## main
// mult32x32
module mult32x32 (
    input logic clk,             
    input logic reset,           
    input logic start,           
    input logic [31:0] a,        
    input logic [31:0] b,        
    output logic busy,           
    output logic [63:0] product  
);
Size in the first run: ~73 flip-flops, roughly 130 I/O pins, ~13000 um2 of cells after synthesis.
clock: 4.7 ns
lec_check: 0
abc_area: 1
cap_margin: 20
core_margin: 2
core_utilization: 72
cts_cluster_diameter: 400
cts_cluster_size: 92
place_density: 0.35
setup_slack_margin: 1.4
slew_margin: 20
run.sh (not shown) runs the stock make flow with config.mk's settings and CLKGATE_MAP_FILE=.
main failed in detailed placement (3_5_place_dp) with DPL-0038.
Setup changes, main to the feature branch
- clearing SETUP_SLACK_MARGIN, which used to be 1.4
- clearing PLACE_DENSITY, which used to be 0.35
- clearing CTS_CLUSTER_DIAMETER, which used to be 400
- swapping 72 for 62 in CORE_UTILIZATION
- clearing ABC_AREA, which used to be 1
- clearing CTS_CLUSTER_SIZE, which used to be 92
- swapping 4.7 for 5.3 in the clock period (ns, I/O delays scaled along)
[summary]
| core area | higher: the feature branch |
Re x dimension of the die: main and the feature branch aren't equal, and the higher value belongs to the feature branch.
main → the feature branch: height of the chip rose by about 2%; initial standard-cell utilization of the core fell by 10 points; area fraction in mux cells rose by 1.5 points.
The feature branch: aborted in clock tree synthesis (4_1_cts) (tool error)
Run comparison: the feature branch largest family of logic cells by area adder cells; main largest family of logic cells by area simple AND/OR/NAND/NOR gates
Unique cell type count in the Yosys netlist: the feature branch vs main up 38%
The feature branch reports a higher die area than main does.
Summary of the feature branch over main: share of the synthesized netlist area taken by xor and xnor gates went up; synthesized net count went down.

Setup of juniper:
Starting RTL as in the previous note.
clock: 6.76 ns
lec_check: 0
abc_area: 1
cap_margin: 0
core_aspect_ratio: 1.08
core_margin: 2
core_utilization: 55
cts_cluster_diameter: 206
cts_cluster_size: 99
gpl_timing_driven: 0
place_density: 0.74
setup_slack_margin: -0.67
slew_margin: 20
tns_end_percent: 5
juniper had finished all stages when the layout checks came back failing, citing negative setup slack.
## Diff of input files: raven against juniper
Settings: a deleted PLACE_DENSITY that had been 0.74; a change of CORE_UTILIZATION from 55 to 72; a change of CAP_MARGIN from 0 to 15; a change of CTS_CLUSTER_DIAMETER from 206 to 102; a change of CTS_CLUSTER_SIZE from 99 to 100; a change of GPL_TIMING_DRIVEN from 0 to 1; a change of CORE_ASPECT_RATIO from 1.08 to 0.87; a change of SETUP_SLACK_MARGIN from -0.67 to 1.37; a change of TNS_END_PERCENT from 5 to 70; a change of ABC_AREA from 1 to 0.
Notes after the runs:
raven: it failed with a tool error in detailed placement, so there are no final results.
Summary — area fraction in compound gates after synthesis, raven relative to juniper: higher, by 8.5 points.
Delta (raven minus juniper): net count of the mapped netlist decreased by 529 relative to the old numbers, die span in x decreased by 7.6% relative to the old numbers, multiplexer share of the synthesized area increased by 1.5 points relative to the old numbers, total die size decreased by about 30% relative to the old numbers.
The netlist area before placement in raven sits 1300 um2 below the value recorded for juniper.
diff inputs: raven => xenon
Settings: CTS_CLUSTER_SIZE no longer set, was 100; SETUP_SLACK_MARGIN no longer set, was 1.37; CORE_ASPECT_RATIO no longer set, was 0.87; CAP_MARGIN now 20, was 15; TNS_END_PERCENT no longer set, was 70; ABC_AREA now 1, was 0; GPL_TIMING_DRIVEN no longer set, was 1; CTS_CLUSTER_DIAMETER no longer set, was 102; the clock period (ns, I/O delays scaled along) now 4.7, was 6.76.
[summary]
- Per the comparison of xenon with raven, yosys synthesis chip area has increased; mux cell area share after synthesis moved down; die footprint went up 11%; simple-gate share of the synthesized area rose by 12 points; yosys stat cell total has increased.
- xenon did not finish: a tool error stopped it during detailed placement.
- Number of enable flip-flop cells came out exactly the same in xenon and raven.
- Going from raven to xenon, synthesized-area fraction occupied by adder cells -2.7 points, width of the chip -2.0 um.
- | total core area | higher: xenon |
> inputs changed (xenon -> cedar)
Settings: CORE_UTILIZATION now 15, was 72; ABC_AREA no longer set, was 1; the clock period (ns, I/O delays scaled along) now 14.9, was 4.7.
--- outcome ---
cedar went all the way through the flow, and no timing, DRC or antenna check failed. Going from xenon to cedar, weighted congestion at the end of routability-driven global placement shrank by more than 10%. Horizontal die dimension came out higher on cedar than on xenon. Multiplexer share of the synthesized area in cedar vs xenon: up 1.5 points. Per the comparison of cedar with xenon, chip area estimate from yosys synthesis down 10%; adder and majority cell fraction of the synthesized area has increased; die height shows an increase of 140 um.
